File: flow/run.sh
#!/bin/bash
# the make line also repeats each setting of config.mk as NAME=value (left out here)
make -C /OpenROAD-flow-scripts/flow DESIGN_CONFIG=/design/flow/config.mk WORK_HOME=/design/flow/orfs CLKGATE_MAP_FILE= finish
File: flow/config.mk
export PLATFORM = sky130hd
export DESIGN_NAME = PIPELINE
export DESIGN_NICKNAME = PIPELINE
export VERILOG_FILES = /design/flow/design.v
export SDC_FILE = /design/flow/constraint.sdc
export NUM_CORES = 4
export LEC_CHECK = 0
export CAP_MARGIN = 20
export CORE_MARGIN = 2
export CORE_UTILIZATION = 72
export CTS_CLUSTER_SIZE = 95
export SLEW_MARGIN = 20
export TNS_END_PERCENT = 5
File: flow/constraint.sdc
create_clock -name core_clock -period 4.07 [get_ports {clk}]
set_input_delay 0.8140 -clock core_clock [delete_from_list [all_inputs] [get_ports {clk}]]
set_output_delay 0.8140 -clock core_clock [all_outputs]
set_load 0.01 [all_outputs]
File: flow/design.v
`timescale 1ns / 1ps
module MUX(input [31:0] a,
           input [31:0] b, 
           input sel, 
           output [31:0] y);
	assign y = sel ? a : b;
endmodule
`timescale 1ns / 1ps
module INCR(input [31:0] pcin, 
            output [31:0] pcout);
	assign pcout = pcin + 1;
endmodule
`timescale 1ns / 1ps
module PC(input clk,
          input rst, 
          input enable,
          input halt,
          input stall,
          input PCSrc,
          input [31:0] target,
          input [31:0] npc, 
          output reg [31:0] PC);
	reg        br_pend;
	reg [31:0] br_tgt;
	wire       take  = PCSrc | br_pend;
	wire [31:0] dest = PCSrc ? target : br_tgt;
	always @ (posedge clk)
	if(rst)
	begin
	   PC <= {32{1'b0}};
	   br_pend <= 1'b0;
	   br_tgt <= {32{1'b0}};
    end
    else
	begin
	if (enable)
	   begin
	       if (stall)
	       begin
	           if (PCSrc)
	           begin
	               br_pend <= 1'b1;
	               br_tgt <= target;
	           end
	       end
	       else
	       begin
	           br_pend <= 1'b0;
	           if (take)
	               PC <= dest;
	           else if (!halt)
	               PC <= npc;
	       end
	   end
	end
endmodule
`timescale 1ns / 1ps
module IF_ID(input clk,
             input rst,
             input enable,
             input stall,
             input [31:0] npc,
             input [31:0] instr,
             output reg [31:0] rs,
             output reg [31:0] rt,
             output reg [31:0] instrout,
             output reg [31:0] npcout);
	always @ (posedge clk)
        if(rst)
            begin
                npcout <= 0;
                instrout <= 0;
                rs <= 0;
                rt <= 0;
			end
        else if (enable && !stall)
        begin
            npcout <= npc;
			instrout <= instr;
			rs <= instr[25:21];
			rt <= instr[20:16];
		end
endmodule
`timescale 1ns / 1ps
module I_FETCH(
    input clk,
    input enable,
    input PCSrc,
    input rst,
    input stall,
    input wire [31:0] EX_MEM_NPC, 
    input wire [31:0] imem_data,
    output wire [31:0] imem_addr,
    output wire [31:0] IF_ID_IR, 
    output wire [31:0] IF_ID_NPC,
    output wire [31:0] IF_ID_rs,
    output wire [31:0] IF_ID_rt
    );
	wire [31:0] npc_wire;
    wire [31:0] pc_wire;
	wire halt_wire;
	assign halt_wire = (imem_data[31:26] == 6'b111111);
	PC pc(
	   .clk(clk),
	   .halt(halt_wire),
	   .rst(rst),
	   .enable(enable),
	   .stall(stall),
	   .PCSrc(PCSrc),
	   .target(EX_MEM_NPC),
	   .npc(npc_wire),
	   .PC(pc_wire));
	assign imem_addr = pc_wire;
	INCR incr(
	   .pcin(pc_wire), 
	   .pcout(npc_wire));
	IF_ID if_id(
	   .clk(clk),
	   .rst(rst),
	   .stall(stall),
	   .enable(enable),
	   .npc(npc_wire),
	   .instr(imem_data),
	   .instrout(IF_ID_IR),
	   .npcout(IF_ID_NPC),
	   .rs(IF_ID_rs),
	   .rt(IF_ID_rt));
endmodule
`timescale 1ns / 1ps
    module CONTROL(input [5:0] opcode,
                   output reg [1:0] WB,
                   output reg [2:0] M,
                   output reg [3:0] EX);
	always @ *
	begin
		case (opcode)
			6'b000000:   
				begin
					WB = 2'b10;
					M  = 3'b000;
					EX = 4'b1100;
				end					
			6'b100011:   
				begin
					WB = 2'b11;
					M  = 3'b010;
					EX = 4'b0001;
				end					
			6'b101011:  
				begin
					WB = 2'b00;
					M  = 3'b001;
					EX = 4'b0001;
				end					
			6'b000100:   
				begin
					WB = 2'b00;
					M  = 3'b100;
					EX = 4'b0010;
				end			
            6'b100000:	 
				begin
					WB = 2'b00;
					M  = 3'b000;
					EX = 4'b0000;
				end
            6'b111111:	 
				begin
					WB = 2'b00;
					M  = 3'b000;
					EX = 4'b0000;
				end
			default:
			 begin
			    WB = 2'b00;
				M  = 3'b000;
				EX = 4'b0000;
			 end
		endcase
	end
endmodule
`timescale 1ns / 1ps
module REG(input clk,
           input regwrite,
           input enable,
           input [4:0] rs,
           input [4:0] rt,
           input [4:0] rd,
           input [31:0] writedata,
	       output reg [31:0] A, B);
	reg [31:0] GP_REG [31:1];
	always @ *
	begin
		if (rs == 5'd0)
			A = 32'h00000000;
		else if (regwrite && (rd == rs))
			A = writedata;
		else
			A = GP_REG[rs];
		if (rt == 5'd0)
			B = 32'h00000000;
		else if (regwrite && (rd == rt))
			B = writedata;
		else
			B = GP_REG[rt];
	end
	always @ (posedge clk)
	begin
	   if (enable && regwrite && (rd != 5'd0))
	   begin
		  GP_REG[rd] <= writedata;
       end
	end
endmodule
`timescale 1ns / 1ps
module S_EXTEND
#(
    parameter   IN_SIZE = 16,
    parameter   OUT_SIZE = 32
)
(   input   [(IN_SIZE - 1):0]   din,
    output  [(OUT_SIZE - 1):0]  dout);
	assign dout[(OUT_SIZE - 1):0] = { { IN_SIZE{din[(IN_SIZE - 1)]} }, din[(IN_SIZE - 1):0] };
endmodule
`timescale 1ns / 1ps
module ID_EX(input clk,
        	 input rst,
	         input enable,
	         input stall,
	         input [1:0]  ctlwb_out, 
	         input [2:0]  ctlm_out, 
	         input [3:0]  ctlex_out,
	         input [31:0] npc, 
	         input [31:0] readdat1, 
	         input [31:0] readdat2, 
	         input [31:0] signext_out, 
	         input [4:0]  instr_2016, 
	         input [4:0]  instr_1511, 
	         output reg [1:0]  wb_ctlout,
	         output reg [2:0]  m_ctlout,
	         output reg [3:0]  ex_ctlout,
	         output reg [31:0] npcout,
	         output reg [31:0] rdata1out, 
	         output reg [31:0] rdata2out,
	         output reg [31:0] s_extendout,
	         output reg [4:0]  instrout_2016, 
	         output reg [4:0]  instrout_1511,
             input      [4:0]  instr_2521,
             output reg [4:0]  instrout_2521
            );
	always @ (posedge clk)
        if(rst)
            begin
            wb_ctlout     <= 2'b00;
			m_ctlout      <= 3'b000;
			ex_ctlout     <= 4'b0000;
			npcout        <= {32{1'b0}};
			rdata1out     <= {32{1'b0}};
			rdata2out     <= {32{1'b0}};
			s_extendout   <= {32{1'b0}};
			instrout_2016 <= 5'b00000;
			instrout_1511 <= 5'b00000;
			instrout_2521 <= 5'b00000;
			end
        else if (enable)
            begin
            wb_ctlout     <= stall ? 2'b00 : ctlwb_out;
			m_ctlout      <= stall ? 3'b000 : ctlm_out;
			ex_ctlout     <= ctlex_out;
			npcout        <= npc;
			rdata1out     <= readdat1;
			rdata2out     <= readdat2;
			s_extendout   <= signext_out;
			instrout_2016 <= instr_2016;
			instrout_1511 <= instr_1511;
			instrout_2521 <= instr_2521;
			end
endmodule
`timescale 1ns / 1ps
module I_DECODE(
	input  clk, 
	input  rst, 
	input  enable, 
	input  stall,
	input  RegWrite,
	input  [31:0] IF_ID_Instr, 
	input  [31:0] IF_ID_NPC, 
	input  [4:0]  MEM_WB_Writereg,
    input  [31:0] MEM_WB_Writedata,
	output [1:0]  WB,
	output [2:0]  M,
	output [3:0]  EX,
	output [31:0] NPC,
	output [31:0] rdata1out,
	output [31:0] rdata2out,
	output [31:0] IR,
	output [4:0]  instrout_2016,
	output [4:0]  instrout_1511,
	output [4:0]  instrout_2521
	);
	wire [1:0]  CTL_WB_wire;
	wire [2:0]  CTL_M_wire;
	wire [3:0]  CTL_EX_wire;
	wire [31:0] REG_A_wire;
	wire [31:0] REG_B_wire; 
	wire [31:0] EXT_OUT_wire;
	CONTROL ctl(.opcode(IF_ID_Instr[31:26]),
	            .WB(CTL_WB_wire), 
	            .M(CTL_M_wire),
	            .EX(CTL_EX_wire));
	REG gp_reg(.clk(clk), 
	           .enable(enable),
	           .regwrite(RegWrite), 
	           .rs(IF_ID_Instr[25:21]), 
		       .rt(IF_ID_Instr[20:16]), 
		       .rd(MEM_WB_Writereg),
		       .writedata(MEM_WB_Writedata), 
		       .A(REG_A_wire),
		       .B(REG_B_wire));
	S_EXTEND #(.OUT_SIZE(32), 
	           .IN_SIZE(16)) s_ex(.din(IF_ID_Instr[15:0]), 
		       .dout(EXT_OUT_wire));
	ID_EX id_ex(.clk(clk), 
	            .rst(rst), 
	            .enable(enable),
	            .stall(stall),
	            .ctlwb_out(CTL_WB_wire), 
	            .ctlm_out(CTL_M_wire), 
		        .ctlex_out(CTL_EX_wire), 
		        .npc(IF_ID_NPC), 
		        .readdat1(REG_A_wire), 
		        .readdat2(REG_B_wire), 
		        .signext_out(EXT_OUT_wire), 
		        .instr_2016(IF_ID_Instr[20:16]), 
		        .instr_1511(IF_ID_Instr[15:11]), 
		        .instr_2521(IF_ID_Instr[25:21]),
		        .wb_ctlout(WB), 
		        .m_ctlout(M),
		        .ex_ctlout(EX), 
		        .npcout(NPC), 
		        .rdata1out(rdata1out), 
		        .rdata2out(rdata2out), 
		        .s_extendout(IR), 
		        .instrout_2016(instrout_2016),
		        .instrout_1511(instrout_1511), 
		        .instrout_2521(instrout_2521));
endmodule
`timescale 1ns / 1ps
module ADDER(
    input [31:0] add_in1, 
    input [31:0] add_in2, 
    output [31:0] add_out);
	assign add_out = add_in1 + add_in2;
endmodule
`timescale 1ns / 1ps
module ALU_MUX(
    input [31:0] a,
    input [31:0] b,
    input sel,
    output [31:0] y);
	assign y = sel ? a : b;
endmodule
`timescale 1ns / 1ps
module ALU(
    input [31:0] A, 
    input [31:0] B, 
    input [2:0] control, 
    output reg zero, 
	output reg [31:0] result);
	always @ *
	begin
		case (control)
			3'b000:
				result = A & B;
			3'b001:
				result = A | B;
			3'b010:
				result = A + B;
			3'b110:
				result = A - B;
			3'b111:
				result = (A < B) ? 1 : 0;
			default:
				result = 32'h00000000;
		endcase
		zero = (result == 32'h00000000);
	end
endmodule
`timescale 1ns / 1ps
module ALU_CONTROL(
    input [5:0] funct, 
    input [1:0] alu_op, 
    output reg [2:0] select);
    always @ * 
    begin
        case (alu_op) 
			2'b00: 
				begin
					select = 3'b010;             
				end
			2'b01: 
				begin
					select = 3'b110;             
				end
			2'b10: 
				begin
					case (funct) 
						6'b100000: 
							begin
								select = 3'b010;    
							end
                        6'b100001:
							begin
								select = 3'b010;    
							end
						6'b100010: 
							begin
								select = 3'b110;    
							end
                        6'b100011: 
							begin
								select = 3'b110;    
							end
						6'b100100: 
							begin
								select = 3'b000;    
							end
						6'b100101: 
							begin
								select = 3'b001;    
							end
						6'b101010: 
							begin
								select = 3'b111;    
							end
						default:
						    begin
                                select = 3'b011;    
						    end
					endcase
				end
			2'b11:
				begin
					select = 3'b011;             
				end
		endcase
	end
endmodule
`timescale 1ns / 1ps
module BOTTOM_MUX(
    input [4:0] a,
    input [4:0] b,
    input sel,
    output [4:0] y);
	assign y = sel ? a : b;
endmodule
`timescale 1ns / 1ps
module THREE_ONE_MUX(
    input [31:0] a,
    input [31:0] b,
    input [31:0] c,
    input [1:0] sel,
    output reg [31:0] y);
	always @ *
		case (sel)
			2'b00: y = c;
			2'b01: y = b;
			2'b10: y = a;
			default: y = 0;
		endcase
endmodule
`timescale 1ns / 1ps
module EX_MEM(
    input clk, 
    input rst, 
    input enable,
    input [1:0]  ctlwb_out,
    input [2:0]  ctlm_out,
    input [31:0] adder_out,
    input        aluzero,
    input [31:0] aluout,
    input [31:0] readdat2,
    input [4:0]  muxout,
    output reg [1:0]  wb_ctlout,
    output reg [2:0]  m_ctlout,
    output reg [31:0] add_result,
    output reg        zero,
    output reg [31:0] alu_result,
    output reg [31:0] rdata2out,
    output reg [4:0]  five_bit_muxout);
	always @ (posedge clk)
        if(rst)
        begin
            wb_ctlout <= 0;
            m_ctlout <= 0;
            add_result <= 0;
            zero <= 0;
            alu_result <= 0;
            rdata2out <= 0;
            five_bit_muxout  <= 0;	
        end
        else if (enable)
		begin
			wb_ctlout <= ctlwb_out;
			m_ctlout <= ctlm_out;
			add_result <= adder_out;
			zero <= aluzero;
			alu_result <= aluout;
			rdata2out <= readdat2;
			five_bit_muxout  <= muxout;
		end
endmodule
`timescale 1ns / 1ps
module I_EXECUTE(
	input  clk, 
	input  rst, 
	input  enable,
    input  [1:0]  WB,
	input  [2:0]  M,
	input  [3:0]  EX,
	input  [31:0] NPC,
	input  [31:0] rdata1in,
	input  [31:0] rdata2in,
	input  [31:0] IR,
	input  [4:0]  instrout_2016,
	input  [4:0]  instrout_1511,	
	input  [1:0]  forward_a_sel,
	input  [1:0]  forward_b_sel,
	input  [31:0] wb_data,
	input  [31:0] mem_alu_result,
	output [1:0]  wb_ctlout,
	output [2:0]  m_ctlout,
	output [31:0] add_result,
	output        zero,
	output [31:0] alu_result,
	output [31:0] rdata2out,
	output [4:0]  five_bit_muxout
	);
	wire [31:0] add_out_wire;
	wire [31:0] alu_mux_out_wire;
	wire [2:0]  alu_control_out_wire;
	wire        alu_zero_wire;
	wire [31:0] alu_result_wire;
	wire [4:0]  bottom_mux_out_wire;
	wire [31:0] forward_mux_b_out_wire;
	wire [31:0] forward_mux_a_out_wire;
	ADDER adder(
		.add_in1(NPC), 
		.add_in2(IR), 
		.add_out(add_out_wire));	
	ALU_MUX alu_mux(
		.a(IR), 
		.b(forward_mux_b_out_wire), 
		.sel(EX[0]), 
		.y(alu_mux_out_wire));
	ALU alu(
		.A(forward_mux_a_out_wire), 
		.B(alu_mux_out_wire), 
		.control(alu_control_out_wire), 
		.zero(alu_zero_wire), 
		.result(alu_result_wire));	
	ALU_CONTROL alu_control(
		.funct(IR[5:0]), 
		.alu_op(EX[2:1]), 
		.select(alu_control_out_wire));	
	BOTTOM_MUX bottom_mux(
		.a(instrout_1511), 
		.b(instrout_2016), 
		.sel(EX[3]), 
		.y(bottom_mux_out_wire));			
	EX_MEM ex_mem(
		.clk(clk), 
		.rst(rst),
		.enable(enable),
		.ctlwb_out(WB), 
		.ctlm_out(M), 
		.adder_out(add_out_wire), 
		.aluzero(alu_zero_wire), 
		.aluout(alu_result_wire), 
		.readdat2(forward_mux_b_out_wire), 
		.muxout(bottom_mux_out_wire), 
		.wb_ctlout(wb_ctlout), 
		.m_ctlout(m_ctlout), 
		.add_result(add_result), 
		.zero(zero), 
		.alu_result(alu_result), 
		.rdata2out(rdata2out), 
		.five_bit_muxout(five_bit_muxout));
	THREE_ONE_MUX FORWARD_MUX_A(
		.a(mem_alu_result), 
		.b(wb_data), 
		.c(rdata1in), 
		.sel(forward_a_sel), 
		.y(forward_mux_a_out_wire));
	THREE_ONE_MUX FORWARD_MUX_B(
		.a(mem_alu_result), 
		.b(wb_data), 
		.c(rdata2in), 
		.sel(forward_b_sel), 
		.y(forward_mux_b_out_wire));
endmodule
`timescale 1ns / 1ps
module MEM_WB(
	input  clk, 
	input  rst,
	input  enable,
	input  [1:0]  control_wb_in,
	input  [31:0] Read_data_in,
	input  [31:0] ALU_result_in,
	input  [4:0]  Write_reg_in,
	output reg [1:0]  mem_control_wb,
	output reg [31:0] Read_data,
	output reg [31:0] mem_ALU_result,
	output reg [4:0]  mem_Write_reg);
	always @ (posedge clk)
        if(rst)
        begin
            mem_control_wb <= 0;
            Read_data      <= 0;
            mem_ALU_result <= 0;
            mem_Write_reg  <= 0;
        end
        else if (enable)
		begin
			mem_control_wb <= control_wb_in;
			Read_data      <= Read_data_in;
			mem_ALU_result <= ALU_result_in;
			mem_Write_reg  <= Write_reg_in;
		end
endmodule
`timescale 1ns / 1ps
module AND_Gate(
    input m_ctlout,
    input zero,
    output PCSrc);
	assign PCSrc = zero && m_ctlout;
endmodule
`timescale 1ns / 1ps
module MEM(
	input         clk, 
	input         rst, 
	input         enable,
	input         m_ctlout,
	input         zero,
	input  [31:0] dmem_rdata,
	input  [1:0]  control_wb_in,
	input  [31:0] ALU_result_in,
	input  [4:0]  Write_reg_in,
	output        PCSrc,
	output [1:0]  mem_control_wb,
	output [31:0] Read_data,
	output [31:0] mem_ALU_result,
	output [4:0]  mem_Write_reg);
	MEM_WB mem_wb(.clk(clk),
	              .rst(rst),
	              .enable(enable),
	              .control_wb_in(control_wb_in), 
	              .Read_data_in(dmem_rdata), 
		          .ALU_result_in(ALU_result_in), 
		          .Write_reg_in(Write_reg_in),
		          .mem_control_wb(mem_control_wb), 
		          .Read_data(Read_data),
		          .mem_ALU_result(mem_ALU_result), 
		          .mem_Write_reg(mem_Write_reg));
	AND_Gate and_gate(.m_ctlout(m_ctlout), 
	                  .zero(zero), 
	                  .PCSrc(PCSrc));
endmodule
`timescale 1ns / 1ps
module WB(
    input  MemtoReg, 
    input  [31:0] ReadData, 
    input  [31:0] ALUResult, 
	output [31:0] WriteData);
	MUX mux(.a(ReadData),
	        .b(ALUResult),
	        .sel(MemtoReg),
	        .y(WriteData));
endmodule
`timescale 1ns / 1ps
module FORWARDING_UNIT(
	input  [4:0] IdExRegisterRs,
	input  [4:0] IdExRegisterRt, 
	input  [4:0] ExMemRegisterRd, 
	input  [1:0] ExMemRegWrite, 
	input  [4:0] MemWbRegRd,
	input  [1:0] MemWbRegWrite, 
	output reg [1:0] forward_a_sel,
	output reg [1:0] forward_b_sel);
	always @ *
	begin
		forward_a_sel = 2'b00;
		forward_b_sel = 2'b00;
		if (ExMemRegWrite[1] && 
		    (ExMemRegisterRd != 0) && (ExMemRegisterRd == IdExRegisterRs)) 
			begin
				forward_a_sel = 2'b10;
			end
		if (ExMemRegWrite[1] && 
		    (ExMemRegisterRd != 0) && (ExMemRegisterRd == IdExRegisterRt)) 
			begin
				forward_b_sel = 2'b10;
			end
		if (MemWbRegWrite[1] && (MemWbRegRd != 0) && 
		    !(ExMemRegWrite[1] && (ExMemRegisterRd != 0) && (ExMemRegisterRd == IdExRegisterRs)) && 
			 (MemWbRegRd == IdExRegisterRs)) 
			begin
				forward_a_sel = 2'b01;
			end
		if (MemWbRegWrite[1] && (MemWbRegRd != 0) && 
		    !(ExMemRegWrite[1] && (ExMemRegisterRd != 0) && 
		    (ExMemRegisterRd == IdExRegisterRt)) && 
			 (MemWbRegRd == IdExRegisterRt)) 
			begin
				forward_b_sel = 2'b01;
			end
	end						  
endmodule
`timescale 1ns / 1ps
module HAZARD_DETECTION_UNIT(
    input IdExMemRead,
    input [4:0] IdExRegisterRt,
    input [4:0] IfIdRegisterRs,
    input [4:0] IfIdRegisterRt,
    output reg stall);
    always @ *
	begin
        if(IdExMemRead &&
        ((IdExRegisterRt == IfIdRegisterRs) ||
        (IdExRegisterRt == IfIdRegisterRt)))
        begin
            stall = 1'b1;
        end
        else
        begin
            stall = 1'b0;
        end
	end					
endmodule
`timescale 1ns / 1ps
module DEBUG_UNIT(
    input clk,
    input rst,
    input on,
    input btn,
    output enable);
assign enable = !rst && (!on || btn);
endmodule
`timescale 1ns / 1ps
module PIPELINE(input clk,
                input rst,
                input btn,
                input on,
                output [31:0] imem_addr,
                input  [31:0] imem_data,
                output [31:0] dmem_addr,
                output [31:0] dmem_wdata,
                output        dmem_we,
                output        dmem_re,
                input  [31:0] dmem_rdata,
                output        wb_we,
                output [4:0]  wb_reg,
                output [31:0] wb_data);
	wire [31:0] IF_ID_IR_wire;
	wire [31:0] IF_ID_NPC_wire;
	wire [31:0] IF_ID_rs_wire;
	wire [31:0] IF_ID_rt_wire;
	wire [1:0]  ID_EX_WB_wire;
	wire [2:0]  ID_EX_M_wire;
	wire [3:0]  ID_EX_EX_wire;
	wire [31:0] ID_EX_NPC_wire;
	wire [31:0] ID_EX_rdata1out_wire;
	wire [31:0] ID_EX_rdata2out_wire;
	wire [31:0] ID_EX_IR_wire;
	wire [4:0]  ID_EX_instrout_2016_wire;
	wire [4:0]  ID_EX_instrout_1511_wire;
	wire [4:0]  ID_EX_instrout_2521_wire;
	wire [1:0]  EX_MEM_wb_ctlout_wire;
	wire [2:0]  EX_MEM_m_ctlout_wire;
	wire [31:0] EX_MEM_add_result_wire;
	wire        EX_MEM_zero_wire;
	wire [31:0] EX_MEM_alu_result_wire;
	wire [31:0] EX_MEM_rdata2out_wire;
	wire [4:0]  EX_MEM_five_bit_muxout_wire;
	wire        PCSrc_wire;
	wire [4:0]  mem_Write_reg_wire;
	wire [1:0]  mem_control_wb_wire;
	wire [31:0] Read_data_wire;
	wire [31:0] mem_ALU_result_wire;
	wire [31:0] wb_data_wire;
	wire [1:0]  forward_a_sel_wire;
	wire [1:0]  forward_b_sel_wire;
	wire enable_wire;
	wire stall_wire;
	I_FETCH FETCH(
	   .clk(clk),
	   .rst(rst),
	   .stall(stall_wire),
	   .enable(enable_wire),
	   .PCSrc(PCSrc_wire), 
	   .EX_MEM_NPC(EX_MEM_add_result_wire),
	   .imem_data(imem_data),
	   .imem_addr(imem_addr),
	   .IF_ID_IR(IF_ID_IR_wire),
	   .IF_ID_NPC(IF_ID_NPC_wire),
	   .IF_ID_rs(IF_ID_rs_wire),
	   .IF_ID_rt(IF_ID_rt_wire));
	I_DECODE DECODE(
		.clk(clk),
        .rst(rst), 
        .enable(enable_wire),
        .stall(stall_wire),
		.RegWrite(mem_control_wb_wire[1]), 
		.IF_ID_Instr(IF_ID_IR_wire), 
		.IF_ID_NPC(IF_ID_NPC_wire), 
		.MEM_WB_Writereg(mem_Write_reg_wire), 
		.MEM_WB_Writedata(wb_data_wire), 
		.WB(ID_EX_WB_wire), 
		.M(ID_EX_M_wire), 
		.EX(ID_EX_EX_wire), 
		.NPC(ID_EX_NPC_wire), 
		.rdata1out(ID_EX_rdata1out_wire), 
		.rdata2out(ID_EX_rdata2out_wire), 
		.IR(ID_EX_IR_wire), 
		.instrout_2016(ID_EX_instrout_2016_wire), 
		.instrout_1511(ID_EX_instrout_1511_wire),
		.instrout_2521(ID_EX_instrout_2521_wire));
	I_EXECUTE EXECUTE(
		.clk(clk), 
		.rst(rst),
		.enable(enable_wire),
		.WB(ID_EX_WB_wire), 
		.M(ID_EX_M_wire), 
		.EX(ID_EX_EX_wire), 
		.NPC(ID_EX_NPC_wire), 
		.rdata1in(ID_EX_rdata1out_wire), 
		.rdata2in(ID_EX_rdata2out_wire), 
		.IR(ID_EX_IR_wire), 
		.instrout_2016(ID_EX_instrout_2016_wire), 
		.instrout_1511(ID_EX_instrout_1511_wire), 
		.wb_ctlout(EX_MEM_wb_ctlout_wire), 
		.m_ctlout(EX_MEM_m_ctlout_wire), 
		.add_result(EX_MEM_add_result_wire), 
		.zero(EX_MEM_zero_wire), 
		.alu_result(EX_MEM_alu_result_wire), 
		.rdata2out(EX_MEM_rdata2out_wire),
		.five_bit_muxout(EX_MEM_five_bit_muxout_wire),
		.forward_a_sel(forward_a_sel_wire), 
		.forward_b_sel(forward_b_sel_wire), 
		.wb_data(wb_data_wire), 
		.mem_alu_result(EX_MEM_alu_result_wire)
		);
	MEM MEMORY(
		.clk(clk),
		.rst(rst),
		.enable(enable_wire),
		.m_ctlout(EX_MEM_m_ctlout_wire[2]), 
		.zero(EX_MEM_zero_wire), 
		.dmem_rdata(dmem_rdata),
		.control_wb_in(EX_MEM_wb_ctlout_wire), 
		.ALU_result_in(EX_MEM_alu_result_wire), 
		.Write_reg_in(EX_MEM_five_bit_muxout_wire),
		.PCSrc(PCSrc_wire),
		.mem_control_wb(mem_control_wb_wire), 
		.Read_data(Read_data_wire),
		.mem_ALU_result(mem_ALU_result_wire), 
		.mem_Write_reg(mem_Write_reg_wire));
	assign dmem_addr  = EX_MEM_alu_result_wire;
	assign dmem_wdata = EX_MEM_rdata2out_wire;
	assign dmem_we    = EX_MEM_m_ctlout_wire[0] & enable_wire;
	assign dmem_re    = EX_MEM_m_ctlout_wire[1] & enable_wire;
	WB WRITEBACK(
		.MemtoReg(mem_control_wb_wire[0]), 
		.ReadData(Read_data_wire), 
		.ALUResult(mem_ALU_result_wire), 
		.WriteData(wb_data_wire));
	FORWARDING_UNIT FU(
		.IdExRegisterRs(ID_EX_instrout_2521_wire), 
		.IdExRegisterRt(ID_EX_instrout_2016_wire), 
		.ExMemRegisterRd(EX_MEM_five_bit_muxout_wire), 
		.ExMemRegWrite(EX_MEM_wb_ctlout_wire), 
		.MemWbRegRd(mem_Write_reg_wire), 
		.MemWbRegWrite(mem_control_wb_wire), 
		.forward_a_sel(forward_a_sel_wire), 
		.forward_b_sel(forward_b_sel_wire));
	HAZARD_DETECTION_UNIT HDU(
        .IdExMemRead(ID_EX_M_wire[1]),
        .IdExRegisterRt(ID_EX_instrout_2016_wire),
        .IfIdRegisterRs(IF_ID_rs_wire[4:0]),
        .IfIdRegisterRt(IF_ID_rt_wire[4:0]),
        .stall(stall_wire));
	DEBUG_UNIT DU(
	   .clk(clk),
	   .rst(rst),
	   .btn(btn),
	   .on(on),
	   .enable(enable_wire));
	assign wb_we   = mem_control_wb_wire[1] & enable_wire;
	assign wb_reg  = mem_Write_reg_wire;
	assign wb_data = wb_data_wire;
endmodule
==> results of run 1 <==
per-stage QoR:
| step | utilization (%) | instance area (µm²) | instances | worst slack (ns) | total power [mW] |
|---|---|---|---|---|---|
| after floorplan | - | 71400 | 5567 | -1.04 | 20.2 |
| after detailed placement | 81.1 | 79600 | 7303 | -1.47 | 23.3 |
| after global placement | 81.1 | 79600 | 7303 | -1.24 | 23.1 |
| after CTS | 86.2 | 84600 | 7572 | -1.25 | 37.7 |
timing repair:
item / 4_1_cts
pin swaps: 44
hold endpoints to repair: 0
buffers inserted: 6
setup endpoints to repair: 33
resized: 83
==> flow_summary.toml, run 1 <==
# yosys + openroad results
[yosys]
yosys_area_mm2 = 0.0711
ys.flop_type = "edfxtp_1"
floorplan.nets = 5766
yosysTopAreaCellShare_pct = 41.9
yosys-top-cells-area = "edfxtp_1 42%, mux4_2 16%, dfxtp_1 13%"
syn-cell-area_mm2 = 0.0711
compound_area_share_pct = 11.1
synth_adder_area_share_pct = 2.34
muxShareOfSynthArea_pct = 19.4
yosysUniqueCellTypes = 85
edf_count = 992
ys_cells = 5567
synth_top_cell_by_area = "edfxtp_1"
simple_gate_share_pct = 8.32
ys_seq_elements = 1439
ys_sh_xor_pct = 1.33
yosysWarningCount = 12
top_cell = "edfxtp_1"
synth_area_per_cell_um2 = 12.8
async_reset_ff_share_pct = 0
common_cells = "992 x edfxtp_1, 747 x nand2_1, 512 x mux4_2"
synthCells = 5567
ys_top_logic_family = "multiplexers"
synth_seq_share_pct = 54.5

[clock_network]
cts_buffer_depth = 3
cts_sinks = 1439
cts_root_buffer = "clkbuf_16"
cts_hold_buffers = 0
cts_buffers = 144
htreeDepth = 4

[die]
fp-utilization_pct = 72.4
coreArea_mm2 = 0.0981
die_x_um = 318
pin_count = 204
fp.dieH_um = 318
placement_rows = 115
die_area_mm2 = 0.101

[placement]
gp_congestion = 0.983
portBuffers = 203
place_hpwl_mm = 160

[status]
status = "did not finish"
stop_stage = "global routing"
==> run 2: changes to the inputs <==
CORE_UTILIZATION = 40   (was 72)
CTS_CLUSTER_SIZE = not set   (was 95)
TNS_END_PERCENT = not set   (was 5)
clock period = 6.5 ns   (was 4.07 ns; I/O delays follow)
==> flow_summary.toml, run 2 <==
# physical design summary
[status]
status = "finished clean"

[global_routing]
grtUsageMet3_pct = 4.61
grt_pass1_vias = 47900
gr-usage-met2_pct = 38.4
antenna_found_initial = 4
busiest_layer = "met2"
grtUsageTotal_pct = 24.7
overflow = 0
grt_pass1_wl_mm = 331
grtUsageMet1_pct = 34.6
grt_start_max_net_pins = 138

[placement]
place_hpwl_mm = 142
portBuffers = 203
gp_congestion = 0.923

[critical_path]
cp-endpoint = "EXECUTE.ex_mem.zero$_SDFFE_PP0P_"
crit_path_start_kind = "register"
worstSetupPathType = "register to register"
critPathTopFamily = "AND-OR/OR-AND gates"
rrSetupSlack_ns = 0.38
crit_top_cell = "o21ai_0"
cp_slowest_cell = "or4_1"
regToRegEndpoint = "EXECUTE.ex_mem.zero$_SDFFE_PP0P_"
cp.required_ns = 7.18
path_cells = "or3_1 -> o31ai_1 -> nor4_2 -> buf_12 -> nand2_1 -> o21ai_0 -> o21ai_0 -> buf_4 -> nor2_1 -> a21o_1 -> ha_1 -> and2b_1 -> o21ai_0 -> a31oi_2 -> a31oi_2 -> o31ai_4 -> a2111o_1 -> o211ai_1 -> o31ai_1 -> xnor2_1 -> a2111o_1 -> or4_1 -> o31ai_2"
endpoint_kind = "register"
startpoint = "MEMORY.mem_wb.mem_Write_reg[4]$_SDFFE_PP0P_"
cp.buffers_inverters = 2
rr_worst_depth = 23
cp.depth = 23
slowest_delay_ns = 0.51
crit_fanout = 21
crit_arrival_ns = 6.80
r2r_start = "MEMORY.mem_wb.mem_Write_reg[4]$_SDFFE_PP0P_"

[yosys]
syn-cell-area_mm2 = 0.0711
ys_top_logic_family = "multiplexers"
async_reset_ff_share_pct = 0
yosysTopAreaCellShare_pct = 41.9
yosys_area_mm2 = 0.0711
edf_count = 992
synth_area_per_cell_um2 = 12.8
synth_seq_share_pct = 54.5
yosysUniqueCellTypes = 85
synthCells = 5567
ys_cells = 5567
synth_top_cell_by_area = "edfxtp_1"
floorplan.nets = 5766
ys.flop_type = "edfxtp_1"
ys_seq_elements = 1439
compound_area_share_pct = 11.1
top_cell = "edfxtp_1"
common_cells = "992 x edfxtp_1, 747 x nand2_1, 512 x mux4_2"
yosys-top-cells-area = "edfxtp_1 42%, mux4_2 16%, dfxtp_1 13%"
muxShareOfSynthArea_pct = 19.4
synth_adder_area_share_pct = 2.34
simple_gate_share_pct = 8.32
ys_sh_xor_pct = 1.33
yosysWarningCount = 12

[sta]
drv_slew = 0
grt_setup_unrepaired = "false"
setup_viol = 0
skew_ns = 0.0726
finalClockPeriodUsage_pct = 94.2
hold_viol_final = 0
worst_pin_slew_ns = 1.09
setup_tns_ns = 0
fin_crit_ns = 6.12
worst_hold_slack_ns = 0.442
max_slew_margin_pct = 27.3
max_freq_mhz = 163

[power_and_ir_drop]
power_frac_seq_pct = 45.5
comb_power_mw = 3.50
powerSeq_mw = 10.3
internal_power_mw = 16.5
p_leak_nw = 27.3
peakVddDrop_mv = 0.243
maxPowerGroup = "sequential cells"
p_per_area_mw_per_mm2 = 277
clkPwrFrac_pct = 39.0
switching_power_mw = 6.18
combPwrFrac_pct = 15.5
powerClk_mw = 8.84
sw_frac_of_total_pct = 27.3

[die]
fp.dieH_um = 426
die_x_um = 426
coreArea_mm2 = 0.176
pin_count = 204
die_area_mm2 = 0.181
placement_rows = 154
fp-utilization_pct = 40.3

[clock_network]
cts_buffer_depth = 3
htreeDepth = 4
cts_tree = "done"
cts_sinks = 1439
post_cts_buffers = 0
clock.latency.late_pin_ns = 0.82
cts_buffers = 158
cts_root_buffer = "clkbuf_16"
clkTransAtPathRegs_ns = 0.06

[route]
final_antenna_net_count = 0
drt_iter0_drc = 5838
drtPass1Iterations = 6
wl_per_cell_um = 27.9
via_per_inst = 6.05
drc_errors = 0
vias = 49400
wl_mm = 228

[min_path]
hp-start = "FETCH.if_id.npcout[11]$_SDFFE_PP0P_"
min_to = "DECODE.id_ex.npcout[11]$_SDFFE_PP0P_"
hold_depth = 2
hold_path.class = "register to register"

[job]
maxCapViolations = 0
tool_warnings = 106

[cells_and_area]
nets = 5891
synthToLayoutAreaGrowth_pct = 14.9
-- run 2: per-layer routing --
metal / routed length [µm] / share of wire [%]
met1: 94700 / 42
met2: 105000 / 46
met3: 19900 / 8.8
met4: 8270 / 3.6
met5: 34 / 0.015
-- run 2: final cells by class --
| type | count | area [µm²] |
|---|---|---|
| clock buffer | 213 | 4290 |
| sequential | 1439 | 38800 |
| multi-input combinational | 3542 | 30500 |
| fill | 15700 | 94600 |
| antenna | 1 | 2.50 |
| inverter | 157 | 589 |
| tap | 2340 | 2930 |
| clock inverter | 72 | 763 |
| timing repair buffer | 394 | 3800 |
-- run 2: repair_timing --
item,in CTS,in global routing
resized,0,6
hold buffers,0,0
setup endpoints to repair,0,1
-- run 2: through the flow --
| stage | cell area (µm²) | util, % | std cells | worst slack, ns | power (mW) |
|---|---|---|---|---|---|
| 4_1_cts | 81600 | 46.3 | 8155 | 0.233 | 22.7 |
| 2_1_floorplan | 71100 | - | 5567 | 0.497 | 12.6 |
| 6_report | 81700 | 46.3 | 8158 | 0.378 | 22.7 |
| 3_5_place_dp | 76600 | 43.4 | 7870 | 0.333 | 13.9 |
| 5_1_grt | 81700 | 46.3 | 8157 | 0.0149 | 23.4 |
| 3_3_place_gp | 76600 | 43.4 | 7870 | 0.322 | 13.9 |
==> run 3: changes to the inputs <==
CORE_UTILIZATION = 72   (was 40)
CTS_CLUSTER_SIZE = 32   (was not set)
PLACE_DENSITY_LB_ADDON = 0.0   (was not set)
SETUP_SLACK_MARGIN = -0.12   (was not set)
clock period = 4.08 ns   (was 6.5 ns; I/O delays follow)
==> flow_summary.toml, run 3 <==
# yosys + openroad results
[status]
status = "did not finish"
stop_stage = "global routing"

[placement]
place_hpwl_mm = 160
gp_congestion = 0.989
portBuffers = 203

[yosys]
ys_seq_elements = 1439
synth_seq_share_pct = 54.5
ys.flop_type = "edfxtp_1"
compound_area_share_pct = 11.1
top_cell = "edfxtp_1"
common_cells = "992 x edfxtp_1, 747 x nand2_1, 512 x mux4_2"
async_reset_ff_share_pct = 0
yosysTopAreaCellShare_pct = 41.9
synth_adder_area_share_pct = 2.34
muxShareOfSynthArea_pct = 19.4
synthCells = 5567
ys_top_logic_family = "multiplexers"
floorplan.nets = 5766
simple_gate_share_pct = 8.32
yosysUniqueCellTypes = 85
synth_top_cell_by_area = "edfxtp_1"
ys_cells = 5567
yosys-top-cells-area = "edfxtp_1 42%, mux4_2 16%, dfxtp_1 13%"
edf_count = 992
synth_area_per_cell_um2 = 12.8
ys_sh_xor_pct = 1.33
yosysWarningCount = 12
syn-cell-area_mm2 = 0.0711
yosys_area_mm2 = 0.0711

[die]
fp.dieH_um = 318
coreArea_mm2 = 0.0981
fp-utilization_pct = 72.4
die_area_mm2 = 0.101
die_x_um = 318
placement_rows = 115
pin_count = 204

[clock_network]
cts_root_buffer = "clkbuf_16"
cts_buffer_depth = 3
cts_buffers = 146
htreeDepth = 4
cts_hold_buffers = 0
cts_sinks = 1439
[run 3: per-stage QoR]
step	instances	instance area [µm²]	setup slack, ns	setup TNS, ns
detailed placement	7314	79700	-1.37	-17.30
CTS	7594	84800	-1.30	-15.87
global placement	7314	79700	-1.24	-14.53
floorplan	5567	71400	-1.03	-5.01
[run 3: what timing repair did]
action	in CTS
gates cloned	1
gates resized	60
endpoints found under the setup margin	31
buffers inserted	14
pin swaps	33
==> run 4: changes to the inputs <==
CORE_UTILIZATION = 61   (was 72)
CTS_CLUSTER_SIZE = not set   (was 32)
PLACE_DENSITY_LB_ADDON = not set   (was 0.0)
SETUP_SLACK_MARGIN = 0.93   (was -0.12)
clock period = 4.46 ns   (was 4.08 ns; I/O delays follow)
==> flow_summary.toml, run 4 <==
# physical design summary
[route]
drt_iter0_drc = 6803
drc_errors = 0
wl_per_cell_um = 30.1
wl_mm = 238
vias = 53200
via_per_inst = 6.74
final_antenna_net_count = 0
drtPass1Iterations = 6

[yosys]
synth_adder_area_share_pct = 2.34
muxShareOfSynthArea_pct = 19.4
yosysUniqueCellTypes = 85
ys_seq_elements = 1439
yosys_area_mm2 = 0.0711
edf_count = 992
ys_sh_xor_pct = 1.33
ys_top_logic_family = "multiplexers"
yosysTopAreaCellShare_pct = 41.9
top_cell = "edfxtp_1"
async_reset_ff_share_pct = 0
synth_top_cell_by_area = "edfxtp_1"
synth_area_per_cell_um2 = 12.8
ys_cells = 5567
yosys-top-cells-area = "edfxtp_1 42%, mux4_2 16%, dfxtp_1 13%"
synthCells = 5567
ys.flop_type = "edfxtp_1"
common_cells = "992 x edfxtp_1, 747 x nand2_1, 512 x mux4_2"
floorplan.nets = 5766
compound_area_share_pct = 11.1
synth_seq_share_pct = 54.5
simple_gate_share_pct = 8.32
yosysWarningCount = 12
syn-cell-area_mm2 = 0.0711

[critical_path]
worstSetupPathType = "register to register"
rr_worst_depth = 24
crit_top_cell = "buf_6"
startpoint = "MEMORY.mem_wb.mem_Write_reg[2]$_SDFFE_PP0P_"
cp.buffers_inverters = 7
crit_fanout = 8
cp.required_ns = 5.16
rrSetupSlack_ns = -0.94
critPathTopFamily = "simple AND/OR/NAND/NOR gates"
crit_arrival_ns = 6.11
crit_path_start_kind = "register"
slowest_delay_ns = 0.55
cp.depth = 24
regToRegEndpoint = "EXECUTE.ex_mem.zero$_SDFFE_PP0P_"
endpoint_kind = "register"
cp_slowest_cell = "or4_4"
cp-endpoint = "EXECUTE.ex_mem.zero$_SDFFE_PP0P_"
path_cells = "or3_4 -> o31ai_4 -> buf_6 -> nor4_4 -> buf_6 -> buf_6 -> buf_16 -> o21ai_2 -> o21a_1 -> ha_4 -> buf_6 -> or4_4 -> a31oi_4 -> buf_4 -> buf_6 -> a22oi_1 -> xor2_1 -> a22oi_1 -> and4_1 -> and4b_1 -> and4_1 -> nand4_1 -> or4_4 -> o31ai_4"
r2r_start = "MEMORY.mem_wb.mem_Write_reg[2]$_SDFFE_PP0P_"

[power_and_ir_drop]
clkPwrFrac_pct = 36.7
sw_frac_of_total_pct = 27.5
combPwrFrac_pct = 19.5
powerClk_mw = 12.6
p_leak_nw = 30.3
power_frac_seq_pct = 43.8
peakVddDrop_mv = 0.446
maxPowerGroup = "sequential cells"
p_per_area_mw_per_mm2 = 394
finalPower_mw = 34.4
switching_power_mw = 9.47
internal_power_mw = 25.0
powerSeq_mw = 15.1
comb_power_mw = 6.71

[clock_network]
cts_buffer_depth = 3
htreeDepth = 4
cts_root_buffer = "clkbuf_16"
cts_sinks = 1439
clkTransAtPathRegs_ns = 0.06
cts_hold_buffers = 0
clock.latency.late_pin_ns = 0.82
cts_tree = "done"
cts_buffers = 147

[sta]
setup_slack_ns = -0.945
drv_slew = 0
finalClockPeriodUsage_pct = 121
skew_ns = 0.0534
max_slew_margin_pct = 26.3
worst_hold_slack_ns = 0.451
setup_viol = 16
hold_viol_final = 0
max_freq_mhz = 185
grt_setup_unrepaired = "true"
fin_crit_ns = 5.40
worst_pin_slew_ns = 1.11

[die]
pin_count = 204
placement_rows = 125
die_x_um = 345
fp.dieH_um = 345
fp-utilization_pct = 61.3
die_area_mm2 = 0.119
coreArea_mm2 = 0.116

[min_path]
hold_path.class = "register to register"
hp-start = "MEMORY.mem_wb.mem_ALU_result[0]$_SDFFE_PP0P_"
hold_depth = 2
min_to = "MEMORY.mem_wb.mem_ALU_result[0]$_SDFFE_PP0P_"

[global_routing]
antenna_found_initial = 14
overflow = 0
grt_start_max_net_pins = 196
grt_pass1_wl_mm = 344
grtUsageTotal_pct = 39.4
grt_pass1_vias = 51800

[status]
so_faults = "negative setup slack"
status = "finished with violations"

[cells_and_area]
ff_latch_area_mm2 = 0.0388
combGateArea_mm2 = 0.0321
fill_cells = 7318
nets = 6441
stdcell_area_mm2 = 0.0873
synthToLayoutAreaGrowth_pct = 22.9
fin_cells = 7887

[job]
tool_warnings = 102
maxCapViolations = 0

[placement]
portBuffers = 203
placedCellCount = 7470
dp_slack_ns = -1.04
place_hpwl_mm = 148
gp_congestion = 0.960
placed_cell_area_mm2 = 0.0794
-- run 4: layout make-up --
class,instances,share of cell area [%]
Inverter,157,0.752
Timing Repair inverter,13,0.0745
Timing Repair Buffer,942,10.1
Clock inverter,70,1.07
Tap cell,1524,2.18
Sequential cell,1439,44.4
Multi-Input combinational cell,3542,36.8
Clock buffer,198,4.55
Antenna cell,2,0.00573
-- run 4: what timing repair did --
item	in CTS	in global routing
pin swaps	97	103
cloned	16	2
hold endpoints to repair	0	0
setup buffers	96	33
setup endpoints to repair	68	52
resized	333	190
-- run 4: routing by layer --
layer | vias to the layer above | track usage [%] | wire length, µm
met5 | - | 0 | 162
met4 | 24 | 18.3 | 12400
met3 | 690 | 9.26 | 27700
met2 | 3301 | 61.5 | 110000
met1 | 26400 | 52.9 | 87100
li1 | 22700 | - | -
-- run 4: metrics by stage --
step                      setup TNS [ns]  util (%)
final                              -7.01      75.3
after global placement             -6.80      68.5
after detailed placement           -8.04      68.5
after CTS                          -5.13      74.5
after floorplan                    -1.14         -
after global routing              -10.20      75.3
==> run 5: changes to the inputs <==
CORE_UTILIZATION = 71   (was 61)
CTS_CLUSTER_SIZE = 23   (was not set)
HOLD_SLACK_MARGIN = 0.27   (was not set)
PLACE_DENSITY_LB_ADDON = 0.0   (was not set)
SETUP_SLACK_MARGIN = -0.31   (was 0.93)
clock period = 4.62 ns   (was 4.46 ns; I/O delays follow)
==> flow_summary.toml, run 5 <==
# physical design summary
[yosys]
synth_seq_share_pct = 54.5
yosysUniqueCellTypes = 85
edf_count = 992
synth_area_per_cell_um2 = 12.8
ys_top_logic_family = "multiplexers"
ys_sh_xor_pct = 1.33
ys_seq_elements = 1439
synth_top_cell_by_area = "edfxtp_1"
synthCells = 5567
muxShareOfSynthArea_pct = 19.4
yosysTopAreaCellShare_pct = 41.9
synth_adder_area_share_pct = 2.34
floorplan.nets = 5766
simple_gate_share_pct = 8.32
ys_cells = 5567
yosysWarningCount = 12
common_cells = "992 x edfxtp_1, 747 x nand2_1, 512 x mux4_2"
top_cell = "edfxtp_1"
ys.flop_type = "edfxtp_1"
yosys_area_mm2 = 0.0711
syn-cell-area_mm2 = 0.0711
async_reset_ff_share_pct = 0
yosys-top-cells-area = "edfxtp_1 42%, mux4_2 16%, dfxtp_1 13%"
compound_area_share_pct = 11.1

[critical_path]
rr_worst_depth = 21
crit_path_start_kind = "register"
startpoint = "MEMORY.mem_wb.mem_Write_reg[4]$_SDFFE_PP0P_"
cp.buffers_inverters = 1
path_cells = "or3_4 -> o31ai_4 -> nor4_4 -> buf_12 -> o21ai_1 -> o21ai_2 -> mux2_4 -> ha_4 -> fa_2 -> a211oi_4 -> o21bai_1 -> a21o_1 -> o31a_1 -> a221o_1 -> a22oi_2 -> and4_1 -> and4b_1 -> and4_1 -> nand4_1 -> or4_1 -> o31ai_2"
critPathTopFamily = "AND-OR/OR-AND gates"
worstSetupPathType = "register to register"
endpoint_kind = "register"
rrSetupSlack_ns = -0.79
r2r_start = "MEMORY.mem_wb.mem_Write_reg[4]$_SDFFE_PP0P_"
crit_fanout = 15
cp.depth = 21
crit_arrival_ns = 6.09
slowest_delay_ns = 0.50
cp.required_ns = 5.30
cp_slowest_cell = "or4_1"
cp-endpoint = "EXECUTE.ex_mem.zero$_SDFFE_PP0P_"
crit_top_cell = "and4_1"
regToRegEndpoint = "EXECUTE.ex_mem.zero$_SDFFE_PP0P_"

[route]
vias = 60700
via_per_inst = 8.05
wl_per_cell_um = 37.7
drc_errors = 0
drt_iter0_drc = 13300
final_antenna_net_count = 0
drtPass1Iterations = 14
wl_mm = 284

[power_and_ir_drop]
powerClk_mw = 12.3
p_per_area_mw_per_mm2 = 395
peakVddDrop_mv = 0.461
clkPwrFrac_pct = 37.1
powerSeq_mw = 14.6
power_frac_seq_pct = 43.9
comb_power_mw = 6.32
combPwrFrac_pct = 19.0
switching_power_mw = 9.88
maxPowerGroup = "sequential cells"
internal_power_mw = 23.3
sw_frac_of_total_pct = 29.8
p_leak_nw = 29.2

[sta]
max_freq_mhz = 185
drv_slew = 0
max_slew_margin_pct = 18.6
skew_ns = 0.0751
fin_crit_ns = 5.41
finalClockPeriodUsage_pct = 117
worst_pin_slew_ns = 1.22
grt_setup_unrepaired = "true"
worst_hold_slack_ns = 0.452
setup_slack_ns = -0.790
setup_viol = 21
hold_viol_final = 0

[job]
tool_warnings = 106
maxCapViolations = 0

[status]
so_faults = "negative setup slack"
status = "finished with violations"

[global_routing]
antenna_found_initial = 31
overflow = 0
grtUsageTotal_pct = 55.2
grt_start_max_net_pins = 213
grt_pass1_wl_mm = 408
grt_pass1_vias = 58300

[clock_network]
cts_buffers = 144
cts_hold_buffers = 0
cts_sinks = 1439
clkTransAtPathRegs_ns = 0.07
cts_tree = "done"
cts_buffer_depth = 3
clock.latency.late_pin_ns = 0.82
htreeDepth = 4
cts_root_buffer = "clkbuf_16"

[min_path]
min_to = "MEMORY.mem_wb.mem_ALU_result[1]$_SDFFE_PP0P_"
hold_depth = 2
hp-start = "MEMORY.mem_wb.mem_ALU_result[1]$_SDFFE_PP0P_"
hold_path.class = "register to register"

[cells_and_area]
fill_cells = 4514
synthToLayoutAreaGrowth_pct = 18.1
stdcell_area_mm2 = 0.0840
final_util_pct = 84.2
nets = 6295

[die]
fp.dieH_um = 320
pin_count = 204
die_area_mm2 = 0.103
die_x_um = 320
placement_rows = 116
fp-utilization_pct = 71.3
coreArea_mm2 = 0.0997

[placement]
gp_congestion = 0.993
placed_cell_area_mm2 = 0.0787
portBuffers = 203
place_hpwl_mm = 155
## run 5: layout make-up
cell class,count,area [µm²],share of cell area [%]
timing repair buffer,812,7240,8.63
sequential,1439,38800,46.2
tap,1298,1620,1.93
multi-input combinational,3542,31000,37.0
clock inverter,72,718,0.855
clock buffer,189,3910,4.65
inverter,157,593,0.706
antenna,23,57.6,0.0685
## run 5: timing repair
item / 4_1_cts / 5_1_grt
gates resized: 58 / 49
setup buffers: 9 / 9
endpoints found under the setup margin: 11 / 16
pin swaps: 19 / 20
## run 5: layer usage
layer	vias to the layer above	GRT usage, %	wire length (µm)
met4	40	39.5	28200
met1	28100	67.4	85800
met2	7671	76.1	116000
li1	22500	-	-
met3	2424	27.2	53100
met5	-	5.44	956
## run 5: metrics by stage
| stage | setup TNS (ns) | worst slack, ns | total power, mW | cells |
|---|---|---|---|---|
| finish | -4.96 | -0.790 | 33.2 | 7532 |
| global route | -7.37 | -0.927 | 33.5 | 7517 |
| CTS | -3.30 | -0.666 | 32.4 | 7500 |
| detailed placement | -5.58 | -0.833 | 20.4 | 7230 |
| global placement | -3.66 | -0.749 | 20.3 | 7230 |
| floorplan | -0.603 | -0.492 | 17.8 | 5567 |
==> run 6: changes to the inputs <==
ABC_AREA = 0   (was not set)
CELL_PAD_IN_SITES_DETAIL_PLACEMENT = 0   (was not set)
CORE_UTILIZATION = 45   (was 71)
CTS_CLUSTER_SIZE = not set   (was 23)
HOLD_SLACK_MARGIN = not set   (was 0.27)
MAX_ROUTING_LAYER = met4   (was not set)
PLACE_DENSITY_LB_ADDON = 0.01   (was 0.0)
SETUP_SLACK_MARGIN = not set   (was -0.31)
SLEW_MARGIN = 25   (was 20)
TNS_END_PERCENT = 25   (was not set)
clock period = 2.11 ns   (was 4.62 ns; I/O delays follow)
==> flow_summary.toml, run 6 <==
# physical design summary
[status]
status = "finished with violations"
so_faults = "negative setup slack"

[sta]
setup_slack_ns = -3.23
skew_ns = 0.0308
max_freq_mhz = 187
max_slew_margin_pct = 29.2
drv_slew = 0
finalClockPeriodUsage_pct = 253
grt_setup_unrepaired = "true"
hold_viol_final = 0
worst_hold_slack_ns = 0.173
setup_viol = 962
setup_tns_ns = -256.75
worst_pin_slew_ns = 1.06
fin_crit_ns = 5.34

[placement]
dp_slack_ns = -3.45
portBuffers = 203
placed_cell_area_mm2 = 0.0860
placedCellCount = 8587
gp_congestion = 0.941
place_hpwl_mm = 176

[die]
placement_rows = 145
coreArea_mm2 = 0.157
pin_count = 204
die_area_mm2 = 0.161
fp.dieH_um = 401
fp-utilization_pct = 45.4
die_x_um = 401

[min_path]
hp-start = "dmem_rdata[28]"
min_to = "MEMORY.mem_wb.Read_data[28]$_SDFFE_PP0P_"
hold_depth = 3
hold_path.class = "input pin to register"

[route]
via_per_inst = 5.92
wl_mm = 252
drtPass1Iterations = 5
wl_met1_mm = 108
wl_met3_mm = 17.3
drc_errors = 0
top_layer = "met4"
drt_iter0_drc = 5253
route.met2.wl_mm = 119
wl_per_cell_um = 28.1
final_antenna_net_count = 0
vias = 53000

[yosys]
synthCells = 5567
yosysWarningCount = 12
ys_sh_xor_pct = 1.33
muxShareOfSynthArea_pct = 19.4
simple_gate_share_pct = 8.32
synth_adder_area_share_pct = 2.34
async_reset_ff_share_pct = 0
ys_seq_elements = 1439
ys_top_logic_family = "multiplexers"
yosys_area_mm2 = 0.0711
syn-cell-area_mm2 = 0.0711
yosysUniqueCellTypes = 85
synth_top_cell_by_area = "edfxtp_1"
yosysTopAreaCellShare_pct = 41.9
ys_cells = 5567
ys.flop_type = "edfxtp_1"
compound_area_share_pct = 11.1
edf_count = 992
synth_area_per_cell_um2 = 12.8
yosys-top-cells-area = "edfxtp_1 42%, mux4_2 16%, dfxtp_1 13%"
floorplan.nets = 5766
synth_seq_share_pct = 54.5
top_cell = "edfxtp_1"
common_cells = "992 x edfxtp_1, 747 x nand2_1, 512 x mux4_2"

[power_and_ir_drop]
comb_power_mw = 15.8
clkPwrFrac_pct = 37.4
powerSeq_mw = 31.5
p_leak_nw = 33.6
sw_frac_of_total_pct = 27.8
combPwrFrac_pct = 20.9
maxPowerGroup = "sequential cells"
internal_power_mw = 54.5
peakVddDrop_mv = 0.888
powerClk_mw = 28.2
finalPower_mw = 75.5
power_frac_seq_pct = 41.7
p_per_area_mw_per_mm2 = 806
switching_power_mw = 21.0

[clock_network]
cts_buffers = 160
clkTransAtPathRegs_ns = 0.06
cts_sinks = 1439
cts_hold_buffers = 0
cts_buffer_depth = 3
clock.latency.late_pin_ns = 0.82
cts_root_buffer = "clkbuf_16"
cts_tree = "done"
htreeDepth = 4

[critical_path]
critPathTopFamily = "AND-OR/OR-AND gates"
slowest_delay_ns = 0.53
r2r_start = "MEMORY.mem_wb.mem_Write_reg[2]$_SDFFE_PP0P_"
crit_arrival_ns = 6.07
crit_fanout = 5
rrSetupSlack_ns = -3.23
crit_path_start_kind = "register"
regToRegEndpoint = "EXECUTE.ex_mem.zero$_SDFFE_PP0P_"
startpoint = "MEMORY.mem_wb.mem_Write_reg[2]$_SDFFE_PP0P_"
cp-endpoint = "EXECUTE.ex_mem.zero$_SDFFE_PP0P_"
cp_slowest_cell = "or4_4"
endpoint_kind = "register"
cp.buffers_inverters = 0
rr_worst_depth = 21
cp.depth = 21
path_cells = "or3_4 -> o31ai_4 -> nor4_4 -> nand2_1 -> o21ai_1 -> o21ai_2 -> nor2_1 -> a21o_1 -> ha_4 -> o21ba_4 -> or4_4 -> a31oi_4 -> a31oi_4 -> o31ai_4 -> a2111o_1 -> o211ai_1 -> o31ai_1 -> xnor2_1 -> a2111o_1 -> or4_4 -> o31ai_2"
worstSetupPathType = "register to register"
cp.required_ns = 2.84

[global_routing]
grt_pass1_vias = 51600
grt_pass1_wl_mm = 365
grtUsageTotal_pct = 31.9
grt_start_max_net_pins = 202
overflow = 0
antenna_found_initial = 6

[cells_and_area]
fin_cells = 8948
stdcell_area_mm2 = 0.0936
final_util_pct = 59.8
synthToLayoutAreaGrowth_pct = 31.8
nets = 6955
fill_cells = 12600

[job]
maxCapViolations = 0
tool_warnings = 97
[run 6: timing repair]
action	4_1_cts	5_1_grt
setup endpoints to repair	965	1053
resized	365	191
pin swaps	111	51
setup buffers	52	26
cloned	2	0
[run 6: final cells by class]
| cell class | instances | area [µm²] | area share (%) |
|---|---|---|---|
| diodes | 3 | 7.51 | 0.00802 |
| inverters | 157 | 644 | 0.688 |
| flip-flops and latches | 1439 | 38800 | 41.4 |
| clock buffers | 203 | 4310 | 4.60 |
| multi-input cells | 3543 | 32200 | 34.4 |
| repair buffers | 1455 | 14100 | 15.1 |
| well taps | 2058 | 2570 | 2.75 |
| clock inverters | 90 | 987 | 1.05 |
[run 6: metal layers]
| metal | GRT usage [%] | up-vias |
|---|---|---|
| li1 | - | 23800 |
| met1 | 43.9 | 27000 |
| met2 | 49.4 | 1892 |
| met3 | 4.80 | 354 |
| met4 | 9.06 | 0 |
| met5 | - | - |
==> run 7: changes to the inputs <==
ABC_AREA = not set   (was 0)
CELL_PAD_IN_SITES_DETAIL_PLACEMENT = not set   (was 0)
CORE_UTILIZATION = 72   (was 45)
CTS_CLUSTER_SIZE = 32   (was not set)
MAX_ROUTING_LAYER = not set   (was met4)
PLACE_DENSITY_LB_ADDON = not set   (was 0.01)
SETUP_SLACK_MARGIN = 0.93   (was not set)
SLEW_MARGIN = 20   (was 25)
TNS_END_PERCENT = not set   (was 25)
clock period = 5.94 ns   (was 2.11 ns; I/O delays follow)
==> flow_summary.toml, run 7 <==
# physical design summary
[global_routing]
grt_pass1_wl_mm = 368
grtUsageMet1_pct = 63.1
busiest_layer = "met2"
gr-usage-met2_pct = 72.3
grtUsageTotal_pct = 49.8
grtUsageMet3_pct = 19.7
antenna_found_initial = 22
grt_pass1_vias = 53600
grt_start_max_net_pins = 213
overflow = 0

[power_and_ir_drop]
internal_power_mw = 17.8
switching_power_mw = 7.44
comb_power_mw = 4.25
maxPowerGroup = "sequential cells"
power_frac_seq_pct = 44.8
p_leak_nw = 27.4
p_per_area_mw_per_mm2 = 312
sw_frac_of_total_pct = 29.5
combPwrFrac_pct = 16.8
powerSeq_mw = 11.3
powerClk_mw = 9.69
peakVddDrop_mv = 0.320
clkPwrFrac_pct = 38.4

[die]
die_x_um = 318
fp-utilization_pct = 72.4
placement_rows = 115
pin_count = 204
fp.dieH_um = 318
die_area_mm2 = 0.101
coreArea_mm2 = 0.0981

[critical_path]
rrSetupSlack_ns = 0.47
r2r_start = "MEMORY.mem_wb.mem_Write_reg[3]$_SDFFE_PP0P_"
crit_fanout = 7
worstSetupPathType = "register to register"
cp-endpoint = "EXECUTE.ex_mem.zero$_SDFFE_PP0P_"
regToRegEndpoint = "EXECUTE.ex_mem.zero$_SDFFE_PP0P_"
endpoint_kind = "register"
cp.depth = 23
rr_worst_depth = 23
cp_slowest_cell = "or4_4"
critPathTopFamily = "AND-OR/OR-AND gates"
startpoint = "MEMORY.mem_wb.mem_Write_reg[3]$_SDFFE_PP0P_"
crit_path_start_kind = "register"
cp.buffers_inverters = 4
crit_arrival_ns = 6.17
slowest_delay_ns = 0.50
cp.required_ns = 6.64
path_cells = "or3_4 -> o31ai_4 -> nor4_4 -> buf_6 -> buf_6 -> o21ai_1 -> o21ai_1 -> mux2_4 -> ha_4 -> fa_2 -> a211oi_2 -> o21a_1 -> o41a_1 -> o41ai_4 -> buf_4 -> buf_4 -> nor3_2 -> nor3_1 -> o31ai_1 -> and4_1 -> nand4_1 -> or4_4 -> o31ai_2"

[sta]
skew_ns = 0.0572
setup_slack_ns = 0.467
max_slew_margin_pct = 13.0
grt_setup_unrepaired = "true"
max_freq_mhz = 183
setup_tns_ns = 0
worst_pin_slew_ns = 1.30
fin_crit_ns = 5.47
drv_slew = 0
finalClockPeriodUsage_pct = 92.1
setup_viol = 0
hold_viol_final = 0

[route]
final_antenna_net_count = 0
via_per_inst = 8.03
vias = 57300
drc_errors = 0
drt_iter0_drc = 12100
wl_mm = 270
drtPass1Iterations = 10
wl_per_cell_um = 37.8

[yosys]
yosysUniqueCellTypes = 85
ys_seq_elements = 1439
common_cells = "992 x edfxtp_1, 747 x nand2_1, 512 x mux4_2"
compound_area_share_pct = 11.1
edf_count = 992
floorplan.nets = 5766
synth_seq_share_pct = 54.5
synth_top_cell_by_area = "edfxtp_1"
simple_gate_share_pct = 8.32
async_reset_ff_share_pct = 0
ys_cells = 5567
ys.flop_type = "edfxtp_1"
yosysWarningCount = 12
syn-cell-area_mm2 = 0.0711
yosys_area_mm2 = 0.0711
muxShareOfSynthArea_pct = 19.4
yosys-top-cells-area = "edfxtp_1 42%, mux4_2 16%, dfxtp_1 13%"
synthCells = 5567
yosysTopAreaCellShare_pct = 41.9
synth_area_per_cell_um2 = 12.8
top_cell = "edfxtp_1"
ys_top_logic_family = "multiplexers"
synth_adder_area_share_pct = 2.34
ys_sh_xor_pct = 1.33

[clock_network]
cts_tree = "done"
clkTransAtPathRegs_ns = 0.07
cts_hold_buffers = 0
clock.latency.late_pin_ns = 0.82
cts_sinks = 1439
cts_buffers = 146
cts_root_buffer = "clkbuf_16"
cts_buffer_depth = 3
htreeDepth = 4

[cells_and_area]
nets = 5925
ff_latch_area_mm2 = 0.0388
fin_cells = 7141
synthToLayoutAreaGrowth_pct = 13.9
combGateArea_mm2 = 0.0310
fill_cells = 4907

[min_path]
hold_depth = 2
hold_path.class = "register to register"
hp-start = "MEMORY.mem_wb.mem_ALU_result[21]$_SDFFE_PP0P_"
min_to = "MEMORY.mem_wb.mem_ALU_result[21]$_SDFFE_PP0P_"

[status]
status = "finished clean"

[placement]
dp_slack_ns = 0.254
placedCellCount = 6821
gp_congestion = 0.975
place_hpwl_mm = 141
portBuffers = 203

[job]
maxCapViolations = 0
tool_warnings = 120
## run 7: per-layer routing
metal	up-vias	part of all wire, %
li1	21700	-
met1	26900	30
met5	-	0.19
met2	6630	42
met4	40	9.4
met3	2036	18
## run 7: cell type report
class | count | share of cell area (%)
repair buffers | 438 | 5.34
diodes | 12 | 0.0371
clock buffers | 181 | 4.80
multi-input cells | 3544 | 38.2
inverters | 157 | 0.728
flip-flops and latches | 1439 | 47.9
clock inverters | 83 | 0.938
well taps | 1287 | 1.99
## run 7: timing repair
action | in CTS | in global routing
setup buffers | 17 | 21
setup endpoints to repair | 11 | 12
resized | 37 | 61
pin swaps | 36 | 15
gates cloned | 1 | 3
hold endpoints to repair | 0 | 0
## run 7: metrics by stage
step	util, %	total power, mW	hold slack [ns]	cell area, µm²
3_5_place_dp	77.0	15.3	0.443	75500
5_1_grt	82.5	25.5	0.476	80900
6_report	82.5	25.3	0.453	81000
4_1_cts	82.0	24.5	0.451	80400
2_1_floorplan	-	13.8	0.426	71300
3_3_place_gp	77.0	15.2	0.437	75500
==> run 8: changes to the inputs <==
ABC_AREA = 0   (was not set)
CELL_PAD_IN_SITES_DETAIL_PLACEMENT = 0   (was not set)
CTS_CLUSTER_SIZE = 49   (was 32)
MAX_ROUTING_LAYER = met4   (was not set)
PLACE_DENSITY_LB_ADDON = 0.0   (was not set)
SETUP_SLACK_MARGIN = 0.8   (was 0.93)
SLEW_MARGIN = 25   (was 20)
TNS_END_PERCENT = 25   (was not set)
clock period = 4.6 ns   (was 5.94 ns; I/O delays follow)
==> flow_summary.toml, run 8 <==
# yosys + openroad results
[yosys]
compound_area_share_pct = 11.1
ys.flop_type = "edfxtp_1"
edf_count = 992
ys_sh_xor_pct = 1.33
synthCells = 5567
synth_area_per_cell_um2 = 12.8
yosysTopAreaCellShare_pct = 41.9
top_cell = "edfxtp_1"
simple_gate_share_pct = 8.32
ys_cells = 5567
muxShareOfSynthArea_pct = 19.4
yosys-top-cells-area = "edfxtp_1 42%, mux4_2 16%, dfxtp_1 13%"
ys_top_logic_family = "multiplexers"
floorplan.nets = 5766
yosysUniqueCellTypes = 85
syn-cell-area_mm2 = 0.0711
yosysWarningCount = 12
yosys_area_mm2 = 0.0711
synth_adder_area_share_pct = 2.34
common_cells = "992 x edfxtp_1, 747 x nand2_1, 512 x mux4_2"
async_reset_ff_share_pct = 0
synth_top_cell_by_area = "edfxtp_1"
synth_seq_share_pct = 54.5
ys_seq_elements = 1439

[die]
coreArea_mm2 = 0.0981
fp.dieH_um = 318
die_x_um = 318
placement_rows = 115
fp-utilization_pct = 72.4
pin_count = 204
die_area_mm2 = 0.101

[placement]
placed_cell_area_mm2 = 0.0787
gp_congestion = 0.990
place_hpwl_mm = 157
portBuffers = 203
dp_slack_ns = -0.888

[clock_network]
cts_buffer_depth = 3
cts_root_buffer = "clkbuf_16"
cts_sinks = 1439
cts_hold_buffers = 0
cts_buffers = 144
htreeDepth = 4

[status]
stop_stage = "global routing"
status = "did not finish"
[run 8: through the flow]
stage	setup TNS, ns	std cells	util [%]	hold slack [ns]
after floorplan	-0.651	5567	-	0.426
after global placement	-4.23	7208	80.2	0.437
after detailed placement	-5.76	7208	80.2	0.440
after CTS	-3.53	7502	86.1	0.444
[run 8: timing repair]
action	CTS
pin swaps	46
buffers inserted	28
gates resized	177
cloned	0
setup endpoints to repair	54
Power and IR drop assume default switching activity.
